Setup of P:
Design mips_cpu, start of the top module:
module mips_cpu (
  input         clk,
  input         rst,
  output [31:0] imem_addr,
  input  [31:0] imem_rdata,
  output [31:0] dmem_addr,
  output [31:0] dmem_wdata,
  output        dmem_we,
  output        dmem_re,
  input  [31:0] dmem_rdata,
  output        reg_we,
  output [4:0]  reg_waddr,
  output [31:0] reg_wdata
);
clock: 6.04 ns
lec_check: 0
cap_margin: 20
core_margin: 2
core_utilization: 58
slew_margin: 20
run.sh (not shown) runs the stock make flow with config.mk's settings and CLKGATE_MAP_FILE=.
P did not make it past 5_1_grt, where a tool error ended it.
#### Input delta (Q over P)
# P
export LEC_CHECK = 0
export CAP_MARGIN = 20
export CORE_MARGIN = 2
export CORE_UTILIZATION = 58
export SLEW_MARGIN = 20
create_clock -name core_clock -period 6.04 [get_ports {clk}]
# Q
export LEC_CHECK = 0
export CAP_MARGIN = 20
export CELL_PAD_IN_SITES_DETAIL_PLACEMENT = 0
export CELL_PAD_IN_SITES_GLOBAL_PLACEMENT = 1
export CORE_MARGIN = 5
export CORE_UTILIZATION = 37
export CTS_CLUSTER_DIAMETER = 180
export GPL_ROUTABILITY_DRIVEN = 0
export GPL_TIMING_DRIVEN = 0
export PLACE_DENSITY_LB_ADDON = 0.19
export SLEW_MARGIN = 40
create_clock -name core_clock -period 12.7 [get_ports {clk}]
Findings:
- Looking at pre-placement core utilization, Q sits 21 points below P.
- The cell area after placement in Q sits 16% below the value recorded for P.
- The synthesized area on P is in line with that on Q.
- NOTE: number of buffers inserted during clock tree synthesis in Q exceeds that of P
- Cell total after placement: Q vs P down 346
- Count of port buffers added during placement, Q and P, lower one = Q.
- The die area number comes out lower for P vs Q.
- Q vs P: worst setup timing slack at the placement stage up
- Every stage of Q finished as expected; the final checks, on the other hand, flagged setup timing, which means the layout fails.
- Against P, area of the core region in Q rose by more than half.
Input changes introduced in R (baseline for comparison: Q):
# Q
export LEC_CHECK = 0
export CAP_MARGIN = 20
export CELL_PAD_IN_SITES_DETAIL_PLACEMENT = 0
export CELL_PAD_IN_SITES_GLOBAL_PLACEMENT = 1
export CORE_MARGIN = 5
export CORE_UTILIZATION = 37
export CTS_CLUSTER_DIAMETER = 180
export GPL_ROUTABILITY_DRIVEN = 0
export GPL_TIMING_DRIVEN = 0
export PLACE_DENSITY_LB_ADDON = 0.19
export SLEW_MARGIN = 40
create_clock -name core_clock -period 12.7 [get_ports {clk}]
# R
export LEC_CHECK = 0
export CAP_MARGIN = 20
export CELL_PAD_IN_SITES_DETAIL_PLACEMENT = 0
export CELL_PAD_IN_SITES_GLOBAL_PLACEMENT = 1
export CORE_MARGIN = 2
export CORE_UTILIZATION = 53
export GPL_ROUTABILITY_DRIVEN = 1
export PLACE_DENSITY_LB_ADDON = 0.19
export SETUP_SLACK_MARGIN = 2.85
export SLEW_MARGIN = 20
create_clock -name core_clock -period 12.7 [get_ports {clk}]
==> results <==
R went all the way through the flow, and no timing, DRC or antenna check failed.
R vs Q, critical path launch point: imem_rdata[21] vs imem_rdata[18]
The final reports for R and Q show setup slack after placement higher in the former.
Relative to Q, the die area measured on R has decreased by more than a quarter.
Global-route usage delta for R relative to Q: 17 points higher
[diff] first-pass GRT wire length, R relative to Q: improvement
### R -> S
# R
export LEC_CHECK = 0
export CAP_MARGIN = 20
export CELL_PAD_IN_SITES_DETAIL_PLACEMENT = 0
export CELL_PAD_IN_SITES_GLOBAL_PLACEMENT = 1
export CORE_MARGIN = 2
export CORE_UTILIZATION = 53
export GPL_ROUTABILITY_DRIVEN = 1
export PLACE_DENSITY_LB_ADDON = 0.19
export SETUP_SLACK_MARGIN = 2.85
export SLEW_MARGIN = 20
create_clock -name core_clock -period 12.7 [get_ports {clk}]
# S
export LEC_CHECK = 0
export CAP_MARGIN = 20
export CORE_MARGIN = 2
export CORE_UTILIZATION = 40
export GPL_TIMING_DRIVEN = 0
export PLACE_DENSITY = 0.63
export SLEW_MARGIN = 20
export TNS_END_PERCENT = 30
create_clock -name core_clock -period 10.5 [get_ports {clk}]
Findings:
Although S finished all stages, its layout failed final checks on setup timing. reg_wdata[20] as the last element of the critical path was reported by S, and reg_wdata[3] by R. R → S: area fraction in compound gates after synthesis essentially unchanged; layout overhead on the synthesized area fell 6.9 points; design internal power went up by 0.29 mW; minimum setup slack after placement lower. Summary of the comparison: met1 track demand over resource is lower in S, relative to R. From R to S the numbers moved as follows: half-perimeter wire length after detailed placement picked up an extra 33%, met3 wirelength from detailed routing lost about 9%. Comparing S and R, maximum number of pins on one net before global-route repair is lower on S.

## zinc
Starting RTL as in the previous note.
Design mips_cpu, start of the top module:
module mips_cpu (
  input         clk,
  input         rst,
  output [31:0] imem_addr,
  input  [31:0] imem_rdata,
  output [31:0] dmem_addr,
  output [31:0] dmem_wdata,
  output        dmem_we,
  output        dmem_re,
  input  [31:0] dmem_rdata,
  output        reg_we,
  output [4:0]  reg_waddr,
  output [31:0] reg_wdata
);
export LEC_CHECK = 0
export CAP_MARGIN = 20
export CORE_MARGIN = 2
export CORE_UTILIZATION = 40
export PLACE_DENSITY = 0.6
export SLEW_MARGIN = 20
create_clock -name core_clock -period 10.5 [get_ports {clk}]
For violet, these inputs were changed with respect to zinc:
Settings: putting CELL_PAD_IN_SITES_GLOBAL_PLACEMENT at 1 where nothing was set; putting CELL_PAD_IN_SITES_DETAIL_PLACEMENT at 0 where nothing was set; putting GPL_ROUTABILITY_DRIVEN at 1 where nothing was set; clearing PLACE_DENSITY, which used to be 0.6; swapping 40 for 46 in CORE_UTILIZATION; swapping 10.5 for 5.81 in the clock period (ns, I/O delays scaled along).
==> results <==
- The final report for violet shows a completed flow and a layout that fails verification, specifically negative setup slack.
- From zinc to violet the numbers moved as follows: clock-pin slew of the registers on the worst-case setup and hold paths flat, antenna cell count up 13.
- Summary: with zinc as the reference, post-layout instance count excluding filler cells in violet moved up by more than 10%.
- Non-clock inverter total of the final layout came out exactly the same in violet and zinc.
- The estimated power of violet ends up higher than the estimate for zinc.
- [compare] base=zinc new=violet: share of the clock period used by the worst path went up; worst setup slack now sits lower; wire length reported by the detailed router increased by 17000 µm relative to the old numbers; final hold slack increased 0.013 ns; final-layout non-clock buffer area share up 15 points.
- The area added between synthesis and finish in violet was higher than what zinc gave.
The following lists how cedar was set up differently from violet:
Settings: CELL_PAD_IN_SITES_GLOBAL_PLACEMENT no longer set, was 1; SETUP_SLACK_MARGIN now -0.64, previously not set; CORE_UTILIZATION now 68, was 46; CELL_PAD_IN_SITES_DETAIL_PLACEMENT no longer set, was 0; GPL_ROUTABILITY_DRIVEN no longer set, was 1; the clock period (ns, I/O delays scaled along) now 8.24, was 5.81.
## What came out
For cedar, the flow was terminated by a tool error in global routing (5_1_grt) and produced no final design. Reported for cedar and violet, share of synthesized cell area in and-or and or-and compound cells turned out identical to the last digit. Total die size (cedar / violet): 0.68. cedar against violet: initial standard-cell utilization of the core picked up an extra 22 points, count of instances resized after the clock tree is built saw a decrease. On worst slack at placement, the higher figure sits with cedar, not violet. | overall die height | lower: cedar |. violet -> cedar: count of instantiated cells in the yosys netlist delta 0, exact match.
No activity file was given, so power comes from the tool's default toggle rates.
